**flow/constraint.sdc**
```tcl
create_clock -name core_clock -period 6.85 [get_ports {clk}]
set_input_delay 1.3700 -clock core_clock [delete_from_list [all_inputs] [get_ports {clk}]]
set_output_delay 1.3700 -clock core_clock [all_outputs]
set_load 0.01 [all_outputs]
```
**flow/run.sh**
```bash
#!/bin/bash
# the make line also repeats each setting of config.mk as NAME=value (left out here)
make -C /OpenROAD-flow-scripts/flow DESIGN_CONFIG=/design/flow/config.mk WORK_HOME=/design/flow/orfs CLKGATE_MAP_FILE= finish
```
**flow/config.mk**
```make
export PLATFORM = sky130hd
export DESIGN_NAME = cnm_top
export DESIGN_NICKNAME = cnm_top
export VERILOG_FILES = /design/flow/design.v
export SDC_FILE = /design/flow/constraint.sdc
export NUM_CORES = 4
export LEC_CHECK = 0
export CAP_MARGIN = 20
export CORE_MARGIN = 2
export CORE_UTILIZATION = 40
export SETUP_SLACK_MARGIN = 1.03
export SLEW_MARGIN = 20
```
**flow/design.v**
```verilog
module mult(y,a,b);  
	output logic [15:0] y;
	input  logic [7:0] a,b;
	logic [15:0] y_tmp;
	logic [7:0]  a_tmp;
	logic [7:0]  b_tmp;
	logic [14:0] c1;
	logic [10:0] c2;            
	logic [14:0] out1;
	logic [12:0] out2;
	logic [10:0] out3;
	logic [8:0]  out4;
	logic [14:0] m_temp0;
	logic [13:0] m_temp1;
	logic [12:0] m_temp2;
	logic [11:0] m_temp3;
	logic [10:0] m_temp4;
	logic [9:0]  m_temp5;
	logic [8:0]  m_temp6;
	logic [7:0]  m_temp7;
	always_comb
		begin
			if(a[7])
				begin
					a_tmp = ~a+1'b1;
					if(b[7])
						begin
							b_tmp = ~b+1'b1;
							y = y_tmp ;
						end
					else
						begin
							b_tmp = b;
							y = ~y_tmp+1'b1;
						end
				end
			else
				begin
					a_tmp = a;
					if(b[7])
						begin
							b_tmp = ~b+1'b1;
							y = ~y_tmp+1'b1;
						end
					else
						begin
							b_tmp = b;
							y = y_tmp;
						end
				end
		end
	always_comb
		begin
			out1 = m_temp0 + m_temp1;
			out2 = m_temp2 + m_temp3;
			out3 = m_temp4 + m_temp5;
			out4 = m_temp6 + m_temp7;
			c1   = out1    + out2;
			c2   = out3    + out4;
			y_tmp= c1      + c2;
		end
	always_comb
		begin		
			m_temp0[14:7] = b_tmp[7]?a_tmp:8'b00000000;
			m_temp0[6:0]  = 7'b0000000;
			m_temp1[13:6] = b_tmp[6]?a_tmp:8'b00000000;
			m_temp1[5:0]  = 6'b000000;
			m_temp2[12:5] = b_tmp[5]?a_tmp:8'b00000000;
			m_temp2[4:0]  = 5'b00000;
			m_temp3[11:4] = b_tmp[4]?a_tmp:8'b00000000;
			m_temp3[3:0]  = 4'b0000;
			m_temp4[10:3] = b_tmp[3]?a_tmp:8'b00000000;
			m_temp4[2:0]  = 3'b000;
			m_temp5[9:2]  = b_tmp[2]?a_tmp:8'b00000000;
			m_temp5[1:0]  = 2'b00;
			m_temp6[8:1]  = b_tmp[1]?a_tmp:8'b00000000;
			m_temp6[0]    = 1'b0;
			m_temp7       = b_tmp[0]?a_tmp:8'b00000000;
		end
endmodule
	module cnm(rep,imp,rea,ima,req,imq);  
	output logic signed[15:0] rep, imp;
	input  logic signed[7:0] rea, req, ima, imq;
	logic signed[15:0] y0,y1,y2,y3;
	mult reaXreq (.y(y0), .a(rea), .b(req));
	mult imaXimq (.y(y1), .a(ima), .b(imq));
	mult reaXimq (.y(y2), .a(rea), .b(imq));
	mult imaXreq (.y(y3), .a(ima), .b(req));
	always_comb
		begin
			rep = y0-y1;
			imp = y2+y3;
		end
endmodule
module cnm_top (
    input  logic               clk,
    input  logic               rst,
    input  logic               in_valid,
    input  logic signed [7:0]  rea,
    input  logic signed [7:0]  ima,
    input  logic signed [7:0]  req,
    input  logic signed [7:0]  imq,
    output logic               out_valid,
    output logic signed [15:0] rep,
    output logic signed [15:0] imp
);
    logic signed [7:0]  rea_r, ima_r, req_r, imq_r;
    logic               valid_r;
    logic signed [15:0] rep_c, imp_c;
    cnm cnm (.rep(rep_c), .imp(imp_c), .rea(rea_r), .ima(ima_r), .req(req_r), .imq(imq_r));
    always_ff @(posedge clk) begin
        rea_r <= rea;
        ima_r <= ima;
        req_r <= req;
        imq_r <= imq;
        rep   <= rep_c;
        imp   <= imp_c;
        if (rst) begin
            valid_r   <= 1'b0;
            out_valid <= 1'b0;
        end else begin
            valid_r   <= in_valid;
            out_valid <= valid_r;
        end
    end
endmodule
```
==> deck_impl_summary.md, run 1 <==
Synthesis and Place & Route Summary

Global route
  • Total grt overflow: 0
  • First-pass GRT wire length: 58.59 mm
  • Largest net degree at the start of global routing: 17
  • Initial antenna violation count: 0
  • Total track usage: 22.24%
  • Vias in the first global route: around 12,000

Floorplanning
  • Std cell rows: 64
  • Die Y: 180.5 µm
  • Die area: 0.03259 mm²
  • CORE AREA: approximately 0.031 mm²
  • I/O pin total: 68
  • Die span in x: 180.5 µm
  • Fp_density: 40.65%

Finish
  • # nets final: roughly 2,200
  • Area Growth Syn to Fin: 45.20%
  • Fillers: 2,648
  • Util after Layout: 59.02%

Route
  • DR vias: 11,970
  • 1st-iter DRT viols: ~580
  • Wirelength per Cell: approximately 17 µm
  • Remaining routing DRC violations: 0
  • Drt total wl: 37.96 mm
  • Routed Antenna Nets: 0
  • Vias/cell: 5.290
  • DRT Pass-1 Iters: 5
  • Diode count: 0

Setup path
  • Arr. time, crit path: slightly below 7 ns
  • Worst reg-to-reg path cell count: 27
  • Critical path capture point: imp[14]
  • CP Class: reg2reg
  • CP Data Required Time: 7.14 ns
  • Crit start category: flop
  • Most common cell on crit path: ha_4
  • Worst Path Max Fanout: 5
  • Worst r2r src: req_r[0]
  • Register-to-register setup slack: 0.28 ns
  • Critical Path Source: req_r[0]
  • CP endpoint kind: flop
  • Slowest-stage cell, CP: fa_1
  • R2R Path End: imp[14]
  • Max incr delay on CP: 0.50 ns
  • Crit path depth: 27
  • Buffers & Inverters on Critical Path: 3
  • CP top delay family: adder cells

Synth
  • Yosys top cell by instances: nor2_1
  • EDFF count, synth: 0
  • Post-Synth XOR/XNOR Area: between 10% and 20%
  • Synth Area per Inst: 7.714 µm²
  • MUX share of area: 0.4115%
  • Synth warn: 3
  • Synth Net Count: 1,915
  • Synth cell count leaders: nor2_1, ha_1, inv_1
  • Ys async rst share: 0%
  • Top area contributor share: 19.47%
  • Cells in synth_stat.txt: ~1,600
  • Sequential area share after synthesis: between 10% and 20%
  • Cell area leaders: ha_1, fa_1, dfxtp_1, xnor2_1, xor2_1
  • Cell Type Count: 57
  • #FFs+latches synth: 66
  • Synth area leader: ha_1
  • Synth Area in Simple Gates: 18.87%
  • Adder share: 30.71%
  • Commonest flop: dfxtp_1
  • Mapped Area: around 0.012 mm²
  • Yosys chip area: between 0.01 and 0.015 mm²
  • Area fraction in compound gates: ~15%
  • Cells after Synth: 1,616
  • Main logic family after synthesis: adder cells

Clocking
  • Clk root buf: clkbuf_16
  • CTS clk-pin slew, worst paths: ~0.07 ns
  • H-tree depth: 3
  • Latency at later pin: about 0.38 ns
  • Longest Clk Path Bufs: 2
  • Number of clock sinks: 66
  • TritonCTS clock tree: done
  • Clock buffer count from CTS: 9

Min path
  • Hold Path Stages: 1
  • Min-delay src: valid_r
  • Hold Path Class: reg2reg
  • WHS Endpoint: out_valid

Status
  • Status: no timing/DRC/antenna violations

Final timing
  • Slew HR: between 30% and 40%
  • Unrepaired setup endpoints after global routing: yes
  • Worst Skew: about 0.0096 ns
  • Setup violations, final: 0
  • Endpoints failing hold: 0
  • Worst hold margin: 0.4347 ns
  • Final Cycle Share: 95.96%
  • FMAX: around 150 MHz
  • Final worst path period need: 6.573 ns
  • Worst-Margin Slew: around 1.0 ns
  • Max-slew violation count: 0

Placement
  • Routability cong.: 0.8938
  • Port Buffers: roughly 67
  • Post-DP HPWL: about 28 mm

Job
  • Count of tool warnings: 29
  • Max-Cap Viols: 0
==> final cells by class <==
cell class	instances	area (µm²)	area share, %
clock inverters	4	51.30	0.2834
flip-flops and latches	66	1349	7.452
repair buffers	262	2347	12.97
well taps	396	495.5	2.737
clock buffers	12	246.5	1.362
inverters	170	660.6	3.650
multi-input cells	1352	12950	71.55
==> layer usage <==
metal,vias to the layer above,part of all wire [%],track usage [%]
li1,5858,-,-
met1,5830,43,28.74
met2,224,50,38.08
met3,55,3.7,3.173
met4,0,2.6,7.355
met5,-,0,0
==> timing repair <==
action / in CTS / in global routing
setup buffers: 67 / 42
gates resized: 168 / 225
pin swaps: 128 / 201
hold buffers: 0 / 0
gates cloned: 0 / 1
setup endpoints to repair: 14 / 14
==> through the flow <==
stage	worst slack (ns)	area [µm²]	std cells	setup TNS [ns]
final	0.2769	18100	2262	0
after global placement	0.1070	14830	2136	0
after detailed placement	-0.05501	14830	2136	-0.05501
after global routing	-0.04542	18100	2262	-0.07336
after floorplan	0.4304	13200	1616	0
after CTS	0.3850	16540	2219	0
==> run 2, diff against run 1 <==
CORE_UTILIZATION = 72   (was 40)
CTS_CLUSTER_DIAMETER = 354   (was unset)
CTS_CLUSTER_SIZE = 22   (was unset)
MAX_ROUTING_LAYER = met4   (was unset)
PLACE_DENSITY_LB_ADDON = 0.21   (was unset)
SETUP_SLACK_MARGIN = 0.61   (was 1.03)
SLEW_MARGIN = 40   (was 20)
clock period = 2.11 ns   (was 6.85 ns; I/O delays follow)
==> deck_impl_summary.md, run 2 <==
Key Metrics from the Run

Synth
  • Yosys chip area: 0.01247 mm²
  • Cell area leaders: ha_1, fa_1, dfxtp_1, xnor2_1, xor2_1
  • Sequential area share after synthesis: 10.60%
  • Adder share: 30.71%
  • Cell Type Count: around 57
  • Commonest flop: dfxtp_1
  • Top area contributor share: between 10% and 20%
  • Mapped Area: roughly 0.012 mm²
  • Post-Synth XOR/XNOR Area: 18.20%
  • Synth Area in Simple Gates: 18.87%
  • Synth warn: 3
  • Synth area leader: ha_1
  • Synth Net Count: 1,915
  • Area fraction in compound gates: 15.25%
  • Synth cell count leaders: nor2_1, ha_1, inv_1
  • EDFF count, synth: 0
  • Cells in synth_stat.txt: 1,616
  • MUX share of area: 0.4115%
  • #FFs+latches synth: 66
  • Ys async rst share: 0%
  • Main logic family after synthesis: adder cells
  • Yosys top cell by instances: nor2_1
  • Synth Area per Inst: 7.714 µm²
  • Cells after Synth: 1,616

Floorplanning
  • Die span in x: 135.6 µm
  • CORE AREA: 0.01712 mm²
  • Fp_density: 72.83%
  • Std cell rows: 48
  • I/O pin total: 68
  • Die Y: roughly 140 µm
  • Die area: 0.01838 mm²

Placement
  • Routability cong.: between 1 and 1.5
  • Port Buffers: 67

Status
  • Stop err: [ERROR DPL-0038] Utilization greater than 100%, impossible to legalize
  • Last stage: detailed placement
  • Status: stopped before the end
==> run 2: per-stage QoR <==
step | instances | setup slack, ns
after floorplan | 1616 | -4.299
after global placement | 2283 | -4.378
==> run 3, diff against run 2 <==
CAP_MARGIN = 25   (was 20)
CELL_PAD_IN_SITES_DETAIL_PLACEMENT = 2   (was unset)
CORE_UTILIZATION = 45   (was 72)
CTS_CLUSTER_DIAMETER = unset   (was 354)
CTS_CLUSTER_SIZE = 68   (was 22)
GPL_ROUTABILITY_DRIVEN = 0   (was unset)
GPL_TIMING_DRIVEN = 0   (was unset)
PLACE_DENSITY = 0.75   (was unset)
PLACE_DENSITY_LB_ADDON = unset   (was 0.21)
SETUP_SLACK_MARGIN = unset   (was 0.61)
SLEW_MARGIN = 20   (was 40)
clock period = 6.44 ns   (was 2.11 ns; I/O delays follow)
==> deck_impl_summary.md, run 3 <==
Key Metrics from the Run

Synth
  • Synth Area in Simple Gates: 18.87%
  • Commonest flop: dfxtp_1
  • Cells in synth_stat.txt: ~1,600
  • MUX share of area: 0.4115%
  • Post-Synth XOR/XNOR Area: 18.20%
  • Yosys chip area: 0.01247 mm²
  • Cell area leaders: ha_1, fa_1, dfxtp_1, xnor2_1, xor2_1
  • Cell Type Count: roughly 57
  • Main logic family after synthesis: adder cells
  • Mapped Area: 0.01247 mm²
  • Adder share: between 30% and 40%
  • Top area contributor share: 19.47%
  • Synth cell count leaders: nor2_1, ha_1, inv_1
  • Cells after Synth: 1,616
  • Synth warn: 3
  • Area fraction in compound gates: 15.25%
  • Yosys top cell by instances: nor2_1
  • Ys async rst share: 0%
  • Synth area leader: ha_1
  • Sequential area share after synthesis: 10.60%
  • #FFs+latches synth: 66
  • Synth Area per Inst: 7.714 µm²
  • EDFF count, synth: 0
  • Synth Net Count: ~1,900

Floorplanning
  • Std cell rows: about 60
  • Fp_density: a little under half
  • Die Y: 170.4 µm
  • Die area: 0.02905 mm²
  • Die span in x: 170.4 µm
  • CORE AREA: approximately 0.027 mm²
  • I/O pin total: 68

Status
  • Last stage: clock tree synthesis
  • Status: stopped before the end
  • Stop err: [ERROR DPL-0033] detailed placement checks failed during check placement.

Placement
  • Post-DP HPWL: 63.41 mm
  • Port Buffers: 67
==> run 3: per-stage QoR <==
step                      instances  hold slack (ns)  setup WS [ns]  instance area (µm²)
after floorplan                1616           0.4138        -0.1057                12970
after global placement         2055           0.4202         -1.324                14110
after detailed placement       2055           0.4963         -2.529                14110
==> run 4, diff against run 3 <==
ABC_AREA = 0   (was unset)
CAP_MARGIN = 20   (was 25)
CELL_PAD_IN_SITES_DETAIL_PLACEMENT = unset   (was 2)
CORE_UTILIZATION = 72   (was 45)
CTS_CLUSTER_DIAMETER = 394   (was unset)
CTS_CLUSTER_SIZE = 98   (was 68)
GPL_ROUTABILITY_DRIVEN = unset   (was 0)
GPL_TIMING_DRIVEN = unset   (was 0)
MAX_ROUTING_LAYER = unset   (was met4)
PLACE_DENSITY = unset   (was 0.75)
SETUP_SLACK_MARGIN = 0.72   (was unset)
TNS_END_PERCENT = 5   (was unset)
clock period = 3.06 ns   (was 6.44 ns; I/O delays follow)
==> deck_impl_summary.md, run 4 <==
Key Metrics from the Run

Synth
  • Synth Area in Simple Gates: 18.87%
  • Synth cell count leaders: nor2_1, ha_1, inv_1
  • Mapped Area: 0.01247 mm²
  • #FFs+latches synth: between 60 and 70
  • Synth area leader: ha_1
  • Yosys chip area: 0.01247 mm²
  • Cells in synth_stat.txt: 1,616
  • Post-Synth XOR/XNOR Area: about 18%
  • Synth Area per Inst: 7.714 µm²
  • Yosys top cell by instances: nor2_1
  • Ys async rst share: 0%
  • Sequential area share after synthesis: about a tenth
  • EDFF count, synth: 0
  • Cells after Synth: 1,616
  • MUX share of area: 0.4115%
  • Commonest flop: dfxtp_1
  • Synth warn: 3
  • Cell Type Count: ~57
  • Top area contributor share: 19.47%
  • Synth Net Count: 1,915
  • Main logic family after synthesis: adder cells
  • Area fraction in compound gates: 15.25%
  • Cell area leaders: ha_1, fa_1, dfxtp_1, xnor2_1, xor2_1
  • Adder share: between 30% and 40%

Placement
  • Routability cong.: around 1.0
  • Post-DP HPWL: 43.56 mm
  • Dpl cell area: 0.01676 mm²
  • Post-Place Cells: 2,267
  • DP Worst Slack: -4.169 ns
  • Port Buffers: 67

Status
  • Last stage: clock tree synthesis
  • Stop err: [ERROR DPL-0038] Utilization greater than 100%, impossible to legalize
  • Status: stopped before the end

Floorplanning
  • CORE AREA: 0.01712 mm²
  • Fp_density: 72.83%
  • Std cell rows: 48
  • Die Y: between 100 and 150 µm
  • Die span in x: ~140 µm
  • I/O pin total: approximately 70
  • Die area: 0.01838 mm²
[run 4: metrics by stage]
stage	setup TNS, ns
global placement	-65.25
floorplan	-61.90
detailed placement	-77.55
==> run 5, diff against run 4 <==
ABC_AREA = 1   (was 0)
CAP_MARGIN = 35   (was 20)
CELL_PAD_IN_SITES_GLOBAL_PLACEMENT = 1   (was unset)
CORE_UTILIZATION = 17   (was 72)
CTS_CLUSTER_DIAMETER = 181   (was 394)
CTS_CLUSTER_SIZE = 31   (was 98)
GPL_TIMING_DRIVEN = 0   (was unset)
PLACE_DENSITY_LB_ADDON = 0.16   (was unset)
SETUP_SLACK_MARGIN = unset   (was 0.72)
SLEW_MARGIN = 35   (was 20)
TNS_END_PERCENT = 80   (was 5)
clock period = 6.23 ns   (was 3.06 ns; I/O delays follow)
==> deck_impl_summary.md, run 5 <==
Synthesis and Place & Route Summary

Status
  • Status: failed layout checks
  • Layout Check Failures: negative setup slack

Final timing
  • Unrepaired setup endpoints after global routing: yes
  • Worst-Margin Slew: between 0.8 and 0.9 ns
  • Worst hold margin: roughly 0.42 ns
  • FMAX: 153.7 MHz
  • Final TNS setup: -0.8915 ns
  • Final worst path period need: 6.504 ns
  • Final worst setup slack: -0.2742 ns
  • Slew HR: 44.60%
  • Setup violations, final: 6
  • Worst Skew: 0.01335 ns
  • Final Cycle Share: 104.4%
  • Endpoints failing hold: 0
  • Max-slew violation count: 0

Finish
  • Final instance area: 0.01937 mm²
  • Area Growth Syn to Fin: 42.47%
  • Fillers: about 9,000
  • Finished Layout Cells: 3,388
  • # nets final: 2,632

Synth
  • Adder share: 28.16%
  • Cell area leaders: ha_1, nand2_1, inv_1, fa_1, dfxtp_1
  • Commonest flop: dfxtp_1
  • Post-Synth XOR/XNOR Area: 10.67%
  • Cells after Synth: ~2,100
  • MUX share of area: 0%
  • Top area contributor share: about 18%
  • Ys async rst share: 0%
  • Synth Area per Inst: roughly 6.4 µm²
  • Cells in synth_stat.txt: 2,129
  • Synth Net Count: 2,428
  • Synth cell count leaders: nand2_1, inv_1, nor2_1
  • Yosys top cell by instances: nand2_1
  • Area fraction in compound gates: 8.787%
  • Sequential area share after synthesis: between 9 and 10%
  • Yosys chip area: about 0.014 mm²
  • Synth Area in Simple Gates: 30.85%
  • Cell Type Count: roughly 42
  • Main logic family after synthesis: simple AND/OR/NAND/NOR gates
  • #FFs+latches synth: 66
  • Synth area leader: ha_1
  • Synth warn: 3
  • Mapped Area: 0.01360 mm²
  • EDFF count, synth: 0

Min path
  • Hold Path Class: reg2reg
  • WHS Endpoint: out_valid
  • Min-delay src: valid_r
  • Hold Path Stages: 2

Global route
  • Largest net degree at the start of global routing: 14
  • GRT met3 Usage: 1.683%
  • Total grt overflow: 0
  • Vias in the first global route: 13,790
  • Initial antenna violation count: 0
  • GR Util met1: 17.89%
  • Busiest grt layer: met2
  • First-pass GRT wire length: between 70 and 80 mm
  • Total track usage: 12.52%
  • Met2 Track Usage GR: 19.80%

Setup path
  • Critical Path Source: imq_r[0]
  • Slowest-stage cell, CP: fa_1
  • Worst r2r src: imq_r[0]
  • Register-to-register setup slack: -0.27 ns
  • R2R Path End: rep[15]
  • Worst reg-to-reg path cell count: 42
  • CP Data Required Time: 6.50 ns
  • CP Class: reg2reg
  • Max incr delay on CP: 0.56 ns
  • CP endpoint kind: flop
  • Critical path capture point: rep[15]
  • Crit start category: flop
  • CP top delay family: adder cells
  • Most common cell on crit path: nand2_1
  • Buffers & Inverters on Critical Path: 11
  • Crit path depth: 42
  • Arr. time, crit path: 6.78 ns
  • Worst Path Max Fanout: 6

Clocking
  • Clk root buf: clkbuf_16
  • Clock buffer count from CTS: 9
  • Latency at later pin: 0.39 ns
  • Number of clock sinks: 66
  • Hold_buf cts: 0
  • CTS clk-pin slew, worst paths: 0.08 ns
  • TritonCTS clock tree: done
  • H-tree depth: 3
  • Longest Clk Path Bufs: 2

Route
  • Diode count: 0
  • Remaining routing DRC violations: 0
  • Vias/cell: 4.042
  • Drt total wl: 51.26 mm
  • DRT Pass-1 Iters: 7
  • Routed Antenna Nets: 0
  • DR vias: 13,700
  • Wirelength per Cell: approximately 15 µm
  • 1st-iter DRT viols: about 610

Job
  • Count of tool warnings: 29
  • Max-Cap Viols: 0

Floorplanning
  • Die span in x: 286.8 µm
  • I/O pin total: 68
  • Die Y: approximately 290 µm
  • Die area: 0.08227 mm²
  • Fp_density: roughly 17%
  • Std cell rows: 103
  • CORE AREA: 0.07913 mm²

Placement
  • DP Worst Slack: -1.948 ns
  • Routability cong.: ~0.80
  • Dpl cell area: 0.01564 mm²
  • Port Buffers: 67
  • Post-Place Cells: 3,246
  • Post-DP HPWL: 40.63 mm
==> run 5: metrics by stage <==
stage / util [%]
after global placement: 19.76
after CTS: 22.34
after global routing: 24.48
final: 24.48
after floorplan: -
after detailed placement: 19.77
==> run 5: per-layer routing <==
metal	part of all wire [%]	vias up
met5	0	-
li1	-	7037
met4	1.7	0
met2	45	131
met1	51	6496
met3	3.0	31
==> run 5: area by class of cell <==
cell class | count | area (µm²) | share of cell area (%)
buffer | 32 | 280.3 | 1.447
clock buffer | 9 | 225.2 | 1.162
clock inverter | 7 | 76.32 | 0.3940
inverter | 392 | 1553 | 8.015
multi-input combinational | 1639 | 12880 | 66.50
sequential | 66 | 1339 | 6.910
tap | 1050 | 1314 | 6.781
timing repair buffer | 193 | 1703 | 8.790
==> run 5: repair_timing <==
item	4_1_cts	5_1_grt
endpoints found under the setup margin	21	14
buffers inserted	72	54
resized	256	286
pin swaps	125	163
==> run 6, diff against run 5 <==
ABC_AREA = unset   (was 1)
CAP_MARGIN = 20   (was 35)
CELL_PAD_IN_SITES_GLOBAL_PLACEMENT = unset   (was 1)
CORE_UTILIZATION = 72   (was 17)
CTS_CLUSTER_DIAMETER = 47   (was 181)
GPL_TIMING_DRIVEN = unset   (was 0)
PLACE_DENSITY_LB_ADDON = 0.28   (was 0.16)
SETUP_SLACK_MARGIN = 1.56   (was unset)
SLEW_MARGIN = 20   (was 35)
TNS_END_PERCENT = unset   (was 80)
clock period = 8.42 ns   (was 6.23 ns; I/O delays follow)
==> deck_impl_summary.md, run 6 <==
Key Metrics from the Run

Synth
  • Synth Area in Simple Gates: 18.87%
  • Area fraction in compound gates: 15.25%
  • Yosys chip area: 0.01247 mm²
  • Synth Net Count: 1,915
  • Synth cell count leaders: nor2_1, ha_1, inv_1
  • Yosys top cell by instances: nor2_1
  • Cells in synth_stat.txt: 1,616
  • Post-Synth XOR/XNOR Area: 18.20%
  • Cell area leaders: ha_1, fa_1, dfxtp_1, xnor2_1, xor2_1
  • Top area contributor share: 19.47%
  • Mapped Area: 0.01247 mm²
  • Synth warn: 3
  • Synth Area per Inst: a little under 8 µm²
  • Synth area leader: ha_1
  • Adder share: 30.71%
  • MUX share of area: 0.4115%
  • #FFs+latches synth: 66
  • Cells after Synth: between 1,500 and 2,000
  • Ys async rst share: 0%
  • Sequential area share after synthesis: 10.60%
  • Cell Type Count: 57
  • Commonest flop: dfxtp_1
  • EDFF count, synth: 0
  • Main logic family after synthesis: adder cells

Clocking
  • Longest Clk Path Bufs: 2
  • Clk root buf: clkbuf_16
  • Clock buffer count from CTS: 9
  • Number of clock sinks: 66
  • H-tree depth: 3
  • Hold_buf cts: 0

Global route
  • Total track usage: 80.14%
  • Total grt overflow: 113

Status
  • Stop err: [ERROR GRT-0232] Routing congestion too high. Check the congestion heatmap in the GUI.
  • Last stage: global routing
  • Status: stopped before the end

Placement
  • Port Buffers: about 67
  • Post-DP HPWL: 25.92 mm
  • Routability cong.: 0.9746

Floorplanning
  • Fp_density: 72.83%
  • I/O pin total: 68
  • Die span in x: 135.6 µm
  • Die area: 0.01838 mm²
  • Die Y: 135.6 µm
  • Std cell rows: roughly 48
  • CORE AREA: between 0.015 and 0.02 mm²
## run 6: per-stage QoR
stage	setup slack (ns)	cell area [µm²]	instances	utilization [%]
4_1_cts	1.559	14650	1965	85.57
2_1_floorplan	1.545	12530	1616	-
3_5_place_dp	0.2297	13540	1902	79.09
3_3_place_gp	0.4201	13540	1902	79.09
## run 6: per-layer routing
layer / GRT overflow / global-route usage, %
met5: 0 / 34.17
met4: 54 / 84.55
met3: 6 / 66.33
met2: 53 / 95.90
met1: 0 / 77.73
## run 6: what timing repair did
item | 4_1_cts
setup buffers | 47
gates resized | 90
pin swaps | 37
gates cloned | 0
setup endpoints to repair | 13
==> run 7, diff against run 6 <==
ABC_AREA = 1   (was unset)
CAP_MARGIN = 0   (was 20)
CELL_PAD_IN_SITES_DETAIL_PLACEMENT = 0   (was unset)
CORE_MARGIN = 5   (was 2)
CORE_UTILIZATION = 50   (was 72)
CTS_CLUSTER_DIAMETER = unset   (was 47)
CTS_CLUSTER_SIZE = 17   (was 31)
GPL_TIMING_DRIVEN = 1   (was unset)
PLACE_DENSITY_LB_ADDON = 0.01   (was 0.28)
SETUP_SLACK_MARGIN = 1.19   (was 1.56)
SLEW_MARGIN = 40   (was 20)
TNS_END_PERCENT = 20   (was unset)
clock period = 1.8 ns   (was 8.42 ns; I/O delays follow)
==> deck_impl_summary.md, run 7 <==
Synthesis and Place & Route Summary

Synth
  • Yosys chip area: 0.01360 mm²
  • Sequential area share after synthesis: roughly 9.7%
  • Cells after Synth: 2,129
  • Synth Area per Inst: 6.387 µm²
  • Cells in synth_stat.txt: 2,129
  • Main logic family after synthesis: simple AND/OR/NAND/NOR gates
  • Commonest flop: dfxtp_1
  • Synth area leader: ha_1
  • Post-Synth XOR/XNOR Area: roughly a tenth
  • Yosys top cell by instances: nand2_1
  • Cell Type Count: 42
  • Adder share: roughly 28%
  • Synth Net Count: ~2,400
  • Synth cell count leaders: nand2_1, inv_1, nor2_1
  • EDFF count, synth: 0
  • MUX share of area: 0%
  • Area fraction in compound gates: about 8.8%
  • Ys async rst share: 0%
  • #FFs+latches synth: 66
  • Synth warn: 3
  • Synth Area in Simple Gates: approximately 30%
  • Top area contributor share: around 18%
  • Cell area leaders: ha_1, nand2_1, inv_1, fa_1, dfxtp_1
  • Mapped Area: 0.01360 mm²

Setup path
  • Buffers & Inverters on Critical Path: 15
  • Critical path capture point: rep[15]
  • CP Data Required Time: 2.04 ns
  • Slowest-stage cell, CP: fa_1
  • Most common cell on crit path: nand2_1
  • Crit start category: flop
  • Worst r2r src: rea_r[0]
  • CP Class: reg2reg
  • CP top delay family: adder cells
  • R2R Path End: rep[15]
  • Arr. time, crit path: 6.45 ns
  • Worst Path Max Fanout: 4
  • Register-to-register setup slack: -4.41 ns
  • Critical Path Source: rea_r[0]
  • Worst reg-to-reg path cell count: 44
  • Max incr delay on CP: 0.50 ns
  • Crit path depth: 44
  • CP endpoint kind: flop

Final timing
  • Setup violations, final: 30
  • Final worst setup slack: -4.411 ns
  • Worst Skew: approximately 0.022 ns
  • Final worst path period need: approximately 6.2 ns
  • Final Cycle Share: 345.1%
  • Worst-Margin Slew: 0.3802 ns
  • FMAX: 161.0 MHz
  • Final TNS setup: -97.91 ns
  • Slew HR: 74.46%
  • Unrepaired setup endpoints after global routing: yes
  • Endpoints failing hold: 0
  • Max-slew violation count: 0

Route
  • Routed Antenna Nets: 0
  • 1st-iter DRT viols: 981
  • Drt total wl: 44.24 mm
  • Remaining routing DRC violations: 0
  • Diode count: 0
  • Wirelength per Cell: 14.68 µm
  • DR vias: 15,450
  • Vias/cell: slightly above 5
  • DRT Pass-1 Iters: 5

Floorplanning
  • Die Y: approximately 170 µm
  • Die span in x: between 150 and 200 µm
  • Fp_density: 50.60%
  • Std cell rows: 60
  • CORE AREA: 0.02688 mm²
  • Die area: 0.03059 mm²
  • I/O pin total: 68

Placement
  • Port Buffers: 67
  • Post-DP HPWL: roughly 35 mm
  • Dpl cell area: 0.01878 mm²
  • Post-Place Cells: 2,953
  • Routability cong.: 0.9867

Clocking
  • Clock buffer count from CTS: 9
  • Number of clock sinks: between 60 and 70
  • Longest Clk Path Bufs: 2
  • Latency at later pin: 0.36 ns
  • Hold_buf cts: 0
  • Clk root buf: clkbuf_16
  • H-tree depth: 3
  • CTS clk-pin slew, worst paths: 0.08 ns
  • TritonCTS clock tree: done

Min path
  • Hold Path Class: in2reg
  • WHS Endpoint: imq_r[1]
  • Hold Path Stages: 1
  • Min-delay src: imq[1]

Finish
  • # nets final: ~3,000
  • Finished Layout Cells: 3,013
  • Final instance area: 0.02075 mm²
  • Fillers: 2,067
  • Area Growth Syn to Fin: 52.58%

Global route
  • Total grt overflow: 0
  • Initial antenna violation count: 0
  • Vias in the first global route: 15,370
  • Largest net degree at the start of global routing: 17
  • First-pass GRT wire length: 71.71 mm
  • Total track usage: 28.23%

Job
  • Max-Cap Viols: 0
  • Count of tool warnings: 29

Status
  • Layout Check Failures: negative setup slack
  • Status: failed layout checks
==> run 7: metal layers <==
metal	up-vias	track usage (%)	wire length [µm]
met2	402	49.04	21250
met4	0	7.267	954
met5	-	0	0
met3	75	3.959	2476
li1	7728	-	-
met1	7243	37.00	19560
==> run 7: what timing repair did <==
action,4_1_cts,5_1_grt
pin swaps,119,87
gates cloned,1,0
setup endpoints to repair,70,68
setup buffers,31,12
resized,310,183
==> run 7: final cells by class <==
class / count / area [µm²] / share of cell area, %
inverters: 392 / 1509 / 7.273
repair buffers: 559 / 4384 / 21.13
clock buffers: 14 / 274.0 / 1.321
well taps: 341 / 426.7 / 2.056
multi-input cells: 1639 / 12800 / 61.71
flip-flops and latches: 66 / 1340 / 6.459
clock inverters: 2 / 10.01 / 0.04825
==> run 7: through the flow <==
step	hold slack [ns]	util (%)	setup WS, ns
after floorplan	0.3877	-	-4.151
after global placement	0.4024	69.86	-4.446
after detailed placement	0.4022	69.86	-4.550
after CTS	0.2851	74.06	-4.295
after global routing	0.2012	77.20	-4.826
final	0.1927	77.20	-4.411
==> run 8, diff against run 7 <==
CAP_MARGIN = 20   (was 0)
CELL_PAD_IN_SITES_DETAIL_PLACEMENT = unset   (was 0)
CORE_MARGIN = 2   (was 5)
CORE_UTILIZATION = 70   (was 50)
CTS_CLUSTER_DIAMETER = 228   (was unset)
CTS_CLUSTER_SIZE = 71   (was 17)
GPL_TIMING_DRIVEN = unset   (was 1)
PLACE_DENSITY_LB_ADDON = unset   (was 0.01)
SETUP_SLACK_MARGIN = unset   (was 1.19)
SLEW_MARGIN = 20   (was 40)
TNS_END_PERCENT = unset   (was 20)
clock period = 5.38 ns   (was 1.8 ns; I/O delays follow)
==> deck_impl_summary.md, run 8 <==
Key Metrics from the Run

Synth
  • Top area contributor share: 17.85%
  • Yosys top cell by instances: nand2_1
  • Post-Synth XOR/XNOR Area: 10.67%
  • Sequential area share after synthesis: 9.717%
  • Main logic family after synthesis: simple AND/OR/NAND/NOR gates
  • Area fraction in compound gates: 8.787%
  • Cell area leaders: ha_1, nand2_1, inv_1, fa_1, dfxtp_1
  • Mapped Area: 0.01360 mm²
  • Cells in synth_stat.txt: around 2,100
  • Yosys chip area: 0.01360 mm²
  • Synth Net Count: 2,428
  • Cell Type Count: ~42
  • Synth area leader: ha_1
  • Synth Area per Inst: between 6 and 7 µm²
  • MUX share of area: 0%
  • Synth warn: 3
  • Ys async rst share: 0%
  • EDFF count, synth: 0
  • Commonest flop: dfxtp_1
  • Synth cell count leaders: nand2_1, inv_1, nor2_1
  • Adder share: between 20% and 30%
  • Cells after Synth: about 2,100
  • Synth Area in Simple Gates: 30.85%
  • #FFs+latches synth: approximately 66

Floorplanning
  • Die Y: 143.4 µm
  • Fp_density: about 72%
  • CORE AREA: 0.01889 mm²
  • Std cell rows: 50
  • Die area: between 0.02 and 0.025 mm²
  • Die span in x: 143.4 µm
  • I/O pin total: 68

Status
  • Status: stopped before the end
  • Stop err: [ERROR DPL-0038] Utilization greater than 100%, impossible to legalize
  • Last stage: clock tree synthesis

Placement
  • Post-DP HPWL: 45.34 mm
  • DP Worst Slack: -1.390 ns
  • Dpl cell area: 0.01810 mm²
  • Port Buffers: 67
  • Post-Place Cells: 2,800
  • Routability cong.: 1.036
==> run 9, diff against run 8 <==
ABC_AREA = unset   (was 1)
CAP_MARGIN = 0   (was 20)
CELL_PAD_IN_SITES_DETAIL_PLACEMENT = 0   (was unset)
CORE_UTILIZATION = 57   (was 70)
CTS_CLUSTER_DIAMETER = unset   (was 228)
CTS_CLUSTER_SIZE = 17   (was 71)
GPL_TIMING_DRIVEN = 1   (was unset)
PLACE_DENSITY_LB_ADDON = 0.01   (was unset)
SLEW_MARGIN = 40   (was 20)
TNS_END_PERCENT = 20   (was unset)
clock period = 6.36 ns   (was 5.38 ns; I/O delays follow)
==> deck_impl_summary.md, run 9 <==
Synthesis and Place & Route Summary

Synth
  • Synth cell count leaders: nor2_1, ha_1, inv_1
  • Synth Area per Inst: a little under 8 µm²
  • Cell Type Count: 57
  • Post-Synth XOR/XNOR Area: 18.20%
  • Synth warn: 3
  • Top area contributor share: 19.47%
  • Cell area leaders: ha_1, fa_1, dfxtp_1, xnor2_1, xor2_1
  • Synth Net Count: 1,915
  • Synth area leader: ha_1
  • Commonest flop: dfxtp_1
  • Yosys chip area: 0.01247 mm²
  • Mapped Area: 0.01247 mm²
  • Cells in synth_stat.txt: 1,616
  • Area fraction in compound gates: ~15%
  • MUX share of area: 0.4115%
  • Yosys top cell by instances: nor2_1
  • Sequential area share after synthesis: about a tenth
  • Ys async rst share: 0%
  • Synth Area in Simple Gates: a little under a fifth
  • #FFs+latches synth: 66
  • Adder share: 30.71%
  • EDFF count, synth: 0
  • Main logic family after synthesis: adder cells
  • Cells after Synth: 1,616

Clocking
  • Longest Clk Path Bufs: 2
  • Hold_buf cts: 0
  • CTS clk-pin slew, worst paths: 0.06 ns
  • H-tree depth: 3
  • Latency at later pin: ~0.36 ns
  • TritonCTS clock tree: done
  • Clock buffer count from CTS: 9
  • Clk root buf: clkbuf_16
  • Number of clock sinks: 66

Finish
  • Area Growth Syn to Fin: 40.41%
  • Fillers: 1,476
  • # nets final: 2,238
  • Util after Layout: 80.95%
  • Finished Layout Cells: 2,223
  • Final instance area: about 0.018 mm²

Status
  • Status: failed layout checks
  • Layout Check Failures: negative setup slack

Floorplanning
  • Die area: between 0.02 and 0.025 mm²
  • I/O pin total: approximately 70
  • Fp_density: 57.66%
  • Std cell rows: 54
  • CORE AREA: 0.02162 mm²
  • Die Y: 151.9 µm
  • Die span in x: 151.9 µm

Setup path
  • Critical Path Source: rea_r[0]
  • Max incr delay on CP: 0.52 ns
  • Worst reg-to-reg path cell count: 34
  • CP top delay family: adder cells
  • CP Class: reg2reg
  • Worst r2r src: rea_r[0]
  • Arr. time, crit path: ~6.9 ns
  • Buffers & Inverters on Critical Path: 5
  • Crit start category: flop
  • R2R Path End: rep[15]
  • Critical path capture point: rep[15]
  • Crit path depth: 34
  • CP Data Required Time: 6.60 ns
  • CP endpoint kind: flop
  • Slowest-stage cell, CP: fa_1
  • Worst Path Max Fanout: 4
  • Register-to-register setup slack: -0.35 ns

Final timing
  • Final worst path period need: 6.707 ns
  • Setup violations, final: 6
  • Worst-Margin Slew: 0.7518 ns
  • Worst Skew: 0.01046 ns
  • Endpoints failing hold: 0
  • Slew HR: approximately half
  • Final worst setup slack: -0.3466 ns
  • Max-slew violation count: 0
  • Unrepaired setup endpoints after global routing: yes
  • FMAX: 149.1 MHz
  • Final Cycle Share: 105.5%

Job
  • Max-Cap Viols: 0
  • Count of tool warnings: 29

Route
  • 1st-iter DRT viols: 679
  • Wirelength per Cell: 16.43 µm
  • Routed Antenna Nets: 0
  • DR vias: approximately 12,000
  • Drt total wl: 36.53 mm
  • Vias/cell: 5.553
  • DRT Pass-1 Iters: 5
  • Diode count: 0
  • Remaining routing DRC violations: 0

Placement
  • Post-DP HPWL: roughly 28 mm
  • Dpl cell area: approximately 0.016 mm²
  • Port Buffers: 67
  • DP Worst Slack: -0.4220 ns
  • Routability cong.: 0.9448
  • Post-Place Cells: 2,166

Global route
  • Vias in the first global route: 12,000
  • Largest net degree at the start of global routing: 17
  • Initial antenna violation count: 1
  • Total track usage: between 20% and 30%
  • First-pass GRT wire length: approximately 56 mm
  • Total grt overflow: 0

Min path
  • Min-delay src: valid_r
  • WHS Endpoint: out_valid
  • Hold Path Class: reg2reg
  • Hold Path Stages: 1
run 9: cell type report:
cell class	instances	area (µm²)	area share (%)
multi-input cells	1352	12030	68.75
repair buffers	340	2803	16.01
flip-flops and latches	66	1340	7.656
inverters	170	658.1	3.760
well taps	280	350.3	2.002
clock buffers	9	225.2	1.287
clock inverters	6	92.59	0.5290
run 9: metal layers:
metal	up-vias	GRT usage [%]	routed length (µm)
met3	76	3.965	1995
met4	0	9.524	1064
li1	6030	-	-
met1	5904	38.31	15670
met5	-	0	0
met2	334	51.33	17800
run 9: through the flow:
| stage | hold WS, ns | TNS [ns] |
|---|---|---|
| after floorplan | 0.4138 | -0.1550 |
| after global placement | 0.4211 | -0.5819 |
| after detailed placement | 0.4386 | -1.368 |
| after CTS | 0.4523 | -0.3072 |
| after global routing | 0.4532 | -2.781 |
| final | 0.4444 | -1.078 |
run 9: repair_timing:
item / CTS / global route
endpoints found under the setup margin: 6 / 11
pin swaps: 42 / 137
resized: 59 / 169
buffers inserted: 14 / 29
==> run 10, diff against run 9 <==
CAP_MARGIN = 20   (was 0)
CELL_PAD_IN_SITES_DETAIL_PLACEMENT = unset   (was 0)
CORE_UTILIZATION = 17   (was 57)
CTS_CLUSTER_DIAMETER = 213   (was unset)
CTS_CLUSTER_SIZE = 55   (was 17)
GPL_TIMING_DRIVEN = 0   (was 1)
PLACE_DENSITY_LB_ADDON = 0.16   (was 0.01)
SLEW_MARGIN = 35   (was 40)
TNS_END_PERCENT = 80   (was 20)
clock period = 7.0 ns   (was 6.36 ns; I/O delays follow)
==> deck_impl_summary.md, run 10 <==
Synthesis and Place & Route Summary

Status
  • Status: no timing/DRC/antenna violations

Synth
  • Synth Net Count: 1,915
  • Synth warn: 3
  • Cells after Synth: 1,616
  • MUX share of area: 0.4115%
  • Synth Area per Inst: 7.714 µm²
  • #FFs+latches synth: 66
  • Synth cell count leaders: nor2_1, ha_1, inv_1
  • Top area contributor share: 19.47%
  • Yosys chip area: between 0.01 and 0.015 mm²
  • Commonest flop: dfxtp_1
  • Cell area leaders: ha_1, fa_1, dfxtp_1, xnor2_1, xor2_1
  • Cells in synth_stat.txt: 1,616
  • Synth area leader: ha_1
  • Mapped Area: between 0.01 and 0.015 mm²
  • Sequential area share after synthesis: 10.60%
  • EDFF count, synth: 0
  • Area fraction in compound gates: 15.25%
  • Post-Synth XOR/XNOR Area: 18.20%
  • Synth Area in Simple Gates: 18.87%
  • Ys async rst share: 0%
  • Cell Type Count: approximately 57
  • Yosys top cell by instances: nor2_1
  • Adder share: between 30% and 40%
  • Main logic family after synthesis: adder cells

Setup path
  • Worst Path Max Fanout: 5
  • Worst r2r src: imq_r[0]
  • Crit path depth: 32
  • R2R Path End: rep[15]
  • Register-to-register setup slack: 0.11 ns
  • Slowest-stage cell, CP: fa_1
  • Critical Path Source: imq_r[0]
  • Crit start category: flop
  • CP endpoint kind: flop
  • CP Data Required Time: 7.25 ns
  • Buffers & Inverters on Critical Path: 7
  • CP top delay family: adder cells
  • Worst reg-to-reg path cell count: 32
  • Critical path capture point: rep[15]
  • Arr. time, crit path: 7.15 ns
  • Max incr delay on CP: 0.55 ns
  • CP Class: reg2reg
  • Most common cell on crit path: nor2_1

Job
  • Max-Cap Viols: 0
  • Count of tool warnings: 28

Final timing
  • Worst Skew: 0.01664 ns
  • Worst hold margin: 0.4368 ns
  • Final TNS setup: 0 ns
  • Unrepaired setup endpoints after global routing: yes
  • Setup violations, final: 0
  • FMAX: 145.1 MHz
  • Endpoints failing hold: 0
  • Slew HR: 36.46%
  • Max-slew violation count: 0
  • Final Cycle Share: 98.46%
  • Final worst path period need: 6.892 ns
  • Worst-Margin Slew: 0.9499 ns

Finish
  • Comb gate area: 0.01270 mm²
  • Sequential cell area: 0.001340 mm²
  • Area Growth Syn to Fin: 44.99%
  • Fillers: 7,973
  • # nets final: 2,102

Min path
  • Hold Path Stages: 1
  • Min-delay src: valid_r
  • Hold Path Class: reg2reg
  • WHS Endpoint: out_valid

Floorplanning
  • Fp_density: 17.12%
  • I/O pin total: 68
  • Die Y: 274.8 µm
  • Die area: 0.07551 mm²
  • Std cell rows: 99
  • Die span in x: about 270 µm
  • CORE AREA: 0.07283 mm²

Clocking
  • Latency at later pin: 0.39 ns
  • H-tree depth: 3
  • Hold_buf cts: 0
  • CTS clk-pin slew, worst paths: 0.06 ns
  • TritonCTS clock tree: done
  • Longest Clk Path Bufs: 2
  • Clock buffer count from CTS: 9
  • Clk root buf: clkbuf_16
  • Number of clock sinks: 66

Global route
  • Total track usage: 11.52%
  • Vias in the first global route: 11,690
  • Total grt overflow: 0
  • Largest net degree at the start of global routing: 13
  • Initial antenna violation count: 1
  • First-pass GRT wire length: between 60 and 70 mm

Placement
  • Routability cong.: 0.7978
  • Post-DP HPWL: 33.88 mm
  • Port Buffers: 67

Route
  • DR vias: about 12,000
  • Drt total wl: 43.32 mm
  • Diode count: 0
  • Remaining routing DRC violations: 0
  • Vias/cell: 4.164
  • 1st-iter DRT viols: 444
  • Routed Antenna Nets: 0
  • DRT Pass-1 Iters: 4
  • Wirelength per Cell: 15.66 µm
==> run 10: per-stage QoR <==
step	area, µm²	instances	setup WS, ns	utilization [%]
after detailed placement	14510	2642	-2.036	19.92
final	18070	2767	0.1078	24.81
after CTS	16550	2721	0.001425	22.73
after floorplan	12500	1616	-0.01101	-
after global placement	14370	2642	-2.341	19.73
after global routing	18070	2767	-0.2343	24.81
==> run 10: what timing repair did <==
action / CTS / global route
buffers inserted: 67 / 48
gates resized: 224 / 213
pin swaps: 90 / 171
setup endpoints to repair: 18 / 10
==> run 10: layer usage <==
layer | wire [µm] | vias up | global-route usage [%] | share of wire, %
met3 | 1123 | 24 | 1.449 | 2.6
met2 | 20670 | 117 | 19.29 | 48
li1 | - | 5746 | - | -
met5 | 0 | - | 0 | 0
met1 | 20860 | 5634 | 15.62 | 48
met4 | 664 | 0 | 2.888 | 1.5
==> run 10: area by class of cell <==
| class | instances | area share [%] |
|---|---|---|
| tap | 959 | 6.639 |
| buffer | 22 | 1.163 |
| inverter | 170 | 3.662 |
| timing repair buffer | 182 | 8.840 |
| sequential | 66 | 7.414 |
| multi-input combinational | 1352 | 70.25 |
| clock inverter | 6 | 0.7615 |
| clock buffer | 10 | 1.267 |
==> run 11, diff against run 10 <==
CAP_MARGIN = 0   (was 20)
CELL_PAD_IN_SITES_DETAIL_PLACEMENT = 0   (was unset)
CORE_ASPECT_RATIO = 0.88   (was unset)
CORE_UTILIZATION = 72   (was 17)
CTS_CLUSTER_DIAMETER = 80   (was 213)
CTS_CLUSTER_SIZE = 36   (was 55)
GPL_TIMING_DRIVEN = 1   (was 0)
PLACE_DENSITY = 0.39   (was unset)
PLACE_DENSITY_LB_ADDON = unset   (was 0.16)
SLEW_MARGIN = 40   (was 35)
TNS_END_PERCENT = 95   (was 80)
clock period = 6.9 ns   (was 7.0 ns; I/O delays follow)
==> deck_impl_summary.md, run 11 <==
Synthesis and Place & Route Summary

Setup path
  • Worst reg-to-reg path cell count: 29
  • CP Data Required Time: 7.15 ns
  • Slowest-stage cell, CP: xnor2_1
  • CP endpoint kind: flop
  • Worst Path Max Fanout: 11
  • Crit path depth: 29
  • Register-to-register setup slack: -1.35 ns
  • Buffers & Inverters on Critical Path: 3
  • Crit start category: flop
  • Arr. time, crit path: roughly 8.5 ns
  • Critical path capture point: rep[15]
  • Worst r2r src: req_r[7]
  • CP Class: reg2reg
  • Max incr delay on CP: 0.75 ns
  • Critical Path Source: req_r[7]
  • CP top delay family: AND-OR/OR-AND gates
  • R2R Path End: rep[15]

Synth
  • #FFs+latches synth: 66
  • Synth area leader: ha_1
  • MUX share of area: less than 1%
  • Synth cell count leaders: nor2_1, ha_1, inv_1
  • Top area contributor share: 19.47%
  • Cell area leaders: ha_1, fa_1, dfxtp_1, xnor2_1, xor2_1
  • Synth Net Count: ~1,900
  • Post-Synth XOR/XNOR Area: 18.20%
  • Sequential area share after synthesis: 10.60%
  • Yosys chip area: 0.01247 mm²
  • EDFF count, synth: 0
  • Cells in synth_stat.txt: roughly 1,600
  • Synth Area in Simple Gates: 18.87%
  • Cells after Synth: 1,616
  • Ys async rst share: 0%
  • Synth Area per Inst: between 7 and 8 µm²
  • Main logic family after synthesis: adder cells
  • Synth warn: 3
  • Cell Type Count: 57
  • Mapped Area: 0.01247 mm²
  • Yosys top cell by instances: nor2_1
  • Commonest flop: dfxtp_1
  • Area fraction in compound gates: 15.25%
  • Adder share: between 30% and 40%

Finish
  • # nets final: 2,114
  • Util after Layout: a little over nine tenths
  • Area Growth Syn to Fin: 30.57%
  • Finished Layout Cells: 2,059
  • Final instance area: approximately 0.016 mm²

Min path
  • Min-delay src: valid_r
  • Hold Path Class: reg2reg
  • WHS Endpoint: out_valid
  • Hold Path Stages: 1

Clocking
  • CTS clk-pin slew, worst paths: approximately 0.080 ns
  • H-tree depth: 3
  • Latency at later pin: 0.39 ns
  • Hold_buf cts: 0
  • Number of clock sinks: 66
  • Clock buffer count from CTS: 9
  • TritonCTS clock tree: done
  • Clk root buf: clkbuf_16
  • Longest Clk Path Bufs: 2

Final timing
  • Max-slew violation count: 0
  • Final Cycle Share: 119.5%
  • Final worst setup slack: -1.346 ns
  • Worst hold margin: 0.4505 ns
  • Worst-Margin Slew: 1.193 ns
  • Endpoints failing hold: 0
  • Slew HR: 19.93%
  • Final worst path period need: around 8.2 ns
  • FMAX: 121.3 MHz
  • Final TNS setup: -8.320 ns
  • Setup violations, final: 12
  • Worst Skew: 0.02057 ns

Floorplanning
  • CORE AREA: roughly 0.017 mm²
  • Die area: 0.01838 mm²
  • Die Y: 127.4 µm
  • Fp_density: 72.83%
  • Die span in x: 144.3 µm
  • Std cell rows: 45
  • I/O pin total: 68

Status
  • Layout Check Failures: negative setup slack
  • Status: failed layout checks

Job
  • Count of tool warnings: 30
  • Max-Cap Viols: 0

Route
  • DRT Pass-1 Iters: 13
  • DR vias: ~15,000
  • Vias/cell: between 7 and 8
  • Remaining routing DRC violations: 0
  • 1st-iter DRT viols: 2,921
  • Wirelength per Cell: 26.88 µm
  • Routed Antenna Nets: 0
  • Drt total wl: 55.35 mm

Global route
  • Total grt overflow: 0
  • Initial antenna violation count: 8
  • First-pass GRT wire length: 53.65 mm
  • Largest net degree at the start of global routing: 17
  • Total track usage: 36.65%
  • Vias in the first global route: 11,500

Placement
  • DP Worst Slack: -0.1575 ns
  • Dpl cell area: around 0.014 mm²
  • Port Buffers: 67
  • Routability cong.: approximately 0.91
  • Post-Place Cells: 1,980
  • Post-DP HPWL: 26.29 mm
==> run 11: per-layer routing <==
| metal | vias up | GRT usage, % | routed length [µm] |
|---|---|---|---|
| met1 | 6845 | 48.28 | 17120 |
| met4 | 8 | 14.05 | 6503 |
| li1 | 5768 | - | - |
| met2 | 1679 | 60.73 | 22330 |
| met5 | - | 0 | 114 |
| met3 | 807 | 5.697 | 9278 |
==> run 11: repair_timing <==
action / in CTS / in global routing
setup buffers: 6 / 54
hold endpoints to repair: 0 / 0
cloned: 0 / 0
setup endpoints to repair: 4 / 7
pin swaps: 12 / 154
resized: 28 / 264
==> run 11: final cells by class <==
cell class | count | area (µm²)
inverters | 170 | 640.6
diodes | 4 | 10.01
multi-input cells | 1352 | 11800
clock inverters | 4 | 73.82
repair buffers | 216 | 1853
fillers | 452 | 839.6
clock buffers | 12 | 256.5
flip-flops and latches | 66 | 1350
well taps | 235 | 294.0
==> run 12, diff against run 11 <==
CTS_CLUSTER_DIAMETER = unset   (was 80)
PLACE_DENSITY = unset   (was 0.39)
PLACE_DENSITY_LB_ADDON = 0.0   (was unset)
TNS_END_PERCENT = 5   (was 95)
clock period = 6.67 ns   (was 6.9 ns; I/O delays follow)
==> deck_impl_summary.md, run 12 <==
Key Metrics from the Run

Status
  • Status: stopped before the end
  • Last stage: global routing
  • Stop err: [ERROR DPL-0038] Utilization greater than 100%, impossible to legalize

Placement
  • Post-Place Cells: roughly 2,000
  • Port Buffers: ~67
  • Dpl cell area: 0.01473 mm²
  • Routability cong.: 0.9790
  • Post-DP HPWL: roughly 29 mm

Synth
  • Cell Type Count: 57
  • Synth Area per Inst: 7.714 µm²
  • Cell area leaders: ha_1, fa_1, dfxtp_1, xnor2_1, xor2_1
  • MUX share of area: 0.4115%
  • Adder share: approximately 30%
  • EDFF count, synth: 0
  • #FFs+latches synth: 66
  • Main logic family after synthesis: adder cells
  • Top area contributor share: 19.47%
  • Sequential area share after synthesis: 10.60%
  • Synth warn: 3
  • Post-Synth XOR/XNOR Area: roughly 18%
  • Mapped Area: 0.01247 mm²
  • Yosys top cell by instances: nor2_1
  • Area fraction in compound gates: 15.25%
  • Synth area leader: ha_1
  • Ys async rst share: 0%
  • Yosys chip area: 0.01247 mm²
  • Synth cell count leaders: nor2_1, ha_1, inv_1
  • Synth Area in Simple Gates: 18.87%
  • Cells in synth_stat.txt: between 1,500 and 2,000
  • Cells after Synth: 1,616
  • Synth Net Count: 1,915
  • Commonest flop: dfxtp_1

Floorplanning
  • Die span in x: 144.3 µm
  • Die Y: 127.4 µm
  • I/O pin total: 68
  • Die area: 0.01838 mm²
  • Std cell rows: 45
  • Fp_density: between 70% and 80%
  • CORE AREA: 0.01712 mm²

Clocking
  • Number of clock sinks: 66
  • Hold_buf cts: 0
  • Clk root buf: clkbuf_16
  • Clock buffer count from CTS: 9
  • Longest Clk Path Bufs: 2
  • H-tree depth: 3
==> run 12: per-stage QoR <==
step | worst slack (ns)
after floorplan | 0.002458
after global placement | -0.01976
after CTS | 0.001251
after detailed placement | -0.2758
==> run 12: repair_timing <==
item,CTS
pin swaps,72
buffers inserted,23
endpoints found under the setup margin,5
resized,92
==> run 13, diff against run 12 <==
CAP_MARGIN = 20   (was 0)
CELL_PAD_IN_SITES_DETAIL_PLACEMENT = unset   (was 0)
CORE_ASPECT_RATIO = unset   (was 0.88)
CORE_UTILIZATION = 64   (was 72)
CTS_CLUSTER_SIZE = unset   (was 36)
GPL_TIMING_DRIVEN = unset   (was 1)
PLACE_DENSITY_LB_ADDON = unset   (was 0.0)
SLEW_MARGIN = 20   (was 40)
TNS_END_PERCENT = unset   (was 5)
clock period = 3.66 ns   (was 6.67 ns; I/O delays follow)
==> deck_impl_summary.md, run 13 <==
Key Metrics from the Run

Floorplanning
  • CORE AREA: 0.01927 mm²
  • I/O pin total: 68
  • Die area: 0.02061 mm²
  • Die Y: 143.6 µm
  • Fp_density: 64.69%
  • Std cell rows: 51
  • Die span in x: 143.6 µm

Synth
  • Synth Area per Inst: 7.714 µm²
  • Synth Net Count: 1,915
  • Cell Type Count: 57
  • Synth cell count leaders: nor2_1, ha_1, inv_1
  • Sequential area share after synthesis: 10.60%
  • Cell area leaders: ha_1, fa_1, dfxtp_1, xnor2_1, xor2_1
  • Cells in synth_stat.txt: 1,616
  • Adder share: 30.71%
  • Post-Synth XOR/XNOR Area: between 15 and 20%
  • Top area contributor share: 19.47%
  • Commonest flop: dfxtp_1
  • Yosys top cell by instances: nor2_1
  • Synth area leader: ha_1
  • Ys async rst share: 0%
  • Main logic family after synthesis: adder cells
  • MUX share of area: 0.4115%
  • Mapped Area: 0.01247 mm²
  • Synth warn: 3
  • Area fraction in compound gates: 15.25%
  • Yosys chip area: 0.01247 mm²
  • #FFs+latches synth: 66
  • Cells after Synth: between 1,500 and 2,000
  • EDFF count, synth: 0
  • Synth Area in Simple Gates: 18.87%

Placement
  • Routability cong.: 0.9703
  • Post-DP HPWL: 33.31 mm
  • Port Buffers: 67

Status
  • Stop err: [ERROR DPL-0038] Utilization greater than 100%, impossible to legalize
  • Last stage: clock tree synthesis
  • Status: stopped before the end
[run 13: per-stage QoR]
stage	worst slack (ns)	cells	cell area (µm²)	hold WS, ns
global placement	-2.849	2312	17180	0.4194
detailed placement	-3.099	2312	17180	0.4612
floorplan	-2.760	1616	13410	0.4138
==> run 14, diff against run 13 <==
CORE_UTILIZATION = 72   (was 64)
CTS_CLUSTER_SIZE = 31   (was unset)
SETUP_SLACK_MARGIN = 1.56   (was unset)
clock period = 8.63 ns   (was 3.66 ns; I/O delays follow)
==> deck_impl_summary.md, run 14 <==
Synthesis and Place & Route Summary

Global route
  • Largest net degree at the start of global routing: 17
  • Total grt overflow: 0
  • First-pass GRT wire length: 52.85 mm
  • Vias in the first global route: 11,520
  • Initial antenna violation count: 1
  • Total track usage: 35.99%

Synth
  • Main logic family after synthesis: adder cells
  • Cell Type Count: approximately 57
  • Synth Area per Inst: around 7.7 µm²
  • Synth cell count leaders: nor2_1, ha_1, inv_1
  • Synth area leader: ha_1
  • #FFs+latches synth: between 60 and 70
  • Synth warn: 3
  • Cell area leaders: ha_1, fa_1, dfxtp_1, xnor2_1, xor2_1
  • Post-Synth XOR/XNOR Area: a little under a fifth
  • Yosys chip area: 0.01247 mm²
  • Yosys top cell by instances: nor2_1
  • Mapped Area: 0.01247 mm²
  • Adder share: a little under a third
  • Cells in synth_stat.txt: 1,616
  • MUX share of area: less than 1%
  • EDFF count, synth: 0
  • Ys async rst share: 0%
  • Synth Net Count: 1,915
  • Sequential area share after synthesis: 10.60%
  • Commonest flop: dfxtp_1
  • Synth Area in Simple Gates: 18.87%
  • Top area contributor share: 19.47%
  • Area fraction in compound gates: 15.25%
  • Cells after Synth: 1,616

Setup path
  • Crit path depth: 33
  • Buffers & Inverters on Critical Path: 3
  • Critical Path Source: rea_r[0]
  • Most common cell on crit path: o21bai_1
  • Slowest-stage cell, CP: fa_1
  • Crit start category: flop
  • CP endpoint kind: flop
  • R2R Path End: rep[14]
  • CP Class: reg2reg
  • CP Data Required Time: 8.85 ns
  • Max incr delay on CP: 0.85 ns
  • Worst Path Max Fanout: 9
  • CP top delay family: adder cells
  • Worst reg-to-reg path cell count: 33
  • Arr. time, crit path: 8.01 ns
  • Register-to-register setup slack: 0.84 ns
  • Worst r2r src: rea_r[0]
  • Critical path capture point: rep[14]

Min path
  • Min-delay src: valid_r
  • Hold Path Class: reg2reg
  • WHS Endpoint: out_valid
  • Hold Path Stages: 1

Floorplanning
  • Die span in x: 135.6 µm
  • Fp_density: 72.83%
  • I/O pin total: roughly 68
  • Std cell rows: between 40 and 50
  • CORE AREA: 0.01712 mm²
  • Die area: about 0.018 mm²
  • Die Y: 135.6 µm

Final timing
  • Final worst path period need: 7.787 ns
  • FMAX: 128.4 MHz
  • Final TNS setup: 0 ns
  • Worst-Margin Slew: 1.070 ns
  • Slew HR: between 20% and 30%
  • Endpoints failing hold: 0
  • Max-slew violation count: 0
  • Worst Skew: 0.02673 ns
  • Setup violations, final: 0
  • Unrepaired setup endpoints after global routing: yes
  • Final worst setup slack: 0.8432 ns
  • Final Cycle Share: between 90 and 100%

Job
  • Max-Cap Viols: 0
  • Count of tool warnings: 30

Route
  • Routed Antenna Nets: 0
  • Remaining routing DRC violations: 0
  • Vias/cell: 6.394
  • 1st-iter DRT viols: about 1,100
  • Wirelength per Cell: 19.67 µm
  • DR vias: ~13,000
  • Diode count: 0
  • Drt total wl: 38.85 mm
  • DRT Pass-1 Iters: 8

Status
  • Status: no timing/DRC/antenna violations

Finish
  • Comb gate area: about 0.011 mm²
  • Final instance area: about 0.015 mm²
  • # nets final: just over 2,000
  • Sequential cell area: roughly 0.0013 mm²
  • Area Growth Syn to Fin: 22.11%
  • Fillers: 891

Placement
  • Post-DP HPWL: 25.76 mm
  • DP Worst Slack: 0.03105 ns
  • Port Buffers: about 67
  • Dpl cell area: 0.01356 mm²
  • Routability cong.: 0.9365

Clocking
  • H-tree depth: 3
  • Clk root buf: clkbuf_16
  • Longest Clk Path Bufs: 2
  • TritonCTS clock tree: done
  • Hold_buf cts: 0
  • Latency at later pin: 0.37 ns
  • Clock buffer count from CTS: 9
  • Number of clock sinks: 66
  • CTS clk-pin slew, worst paths: 0.07 ns
-- run 14: routing by layer --
layer / part of all wire, % / wire [µm] / vias up / global-route usage (%)
met4: 6.7 / 2621 / 2 / 16.90
met5: 0.033 / 13 / - / 0
met3: 10 / 3907 / 277 / 5.163
met2: 47 / 18120 / 744 / 62.79
li1: - / - / 5650 / -
met1: 37 / 14190 / 5955 / 43.64
-- run 14: layout make-up --
| cell class | instances | share of cell area, % |
|---|---|---|
| Clock inverter | 6 | 0.6083 |
| Clock buffer | 9 | 1.480 |
| Sequential cell | 66 | 8.803 |
| Timing Repair Buffer | 147 | 8.573 |
| Multi-Input combinational cell | 1352 | 74.40 |
| Inverter | 170 | 4.291 |
| Tap cell | 225 | 1.849 |
-- run 14: repair_timing --
item                       CTS  global route
buffers inserted            15            35
setup endpoints to repair   11             7
gates resized               46           148
hold endpoints to repair     0             0
pin swaps                   13            88
-- run 14: metrics by stage --
step	hold WS, ns	instances	util (%)
finish	0.4519	1975	88.93
global route	0.4644	1975	88.93
CTS	0.4536	1940	82.84
detailed placement	0.4278	1910	79.20
global placement	0.4224	1910	79.20
floorplan	0.4138	1616	-
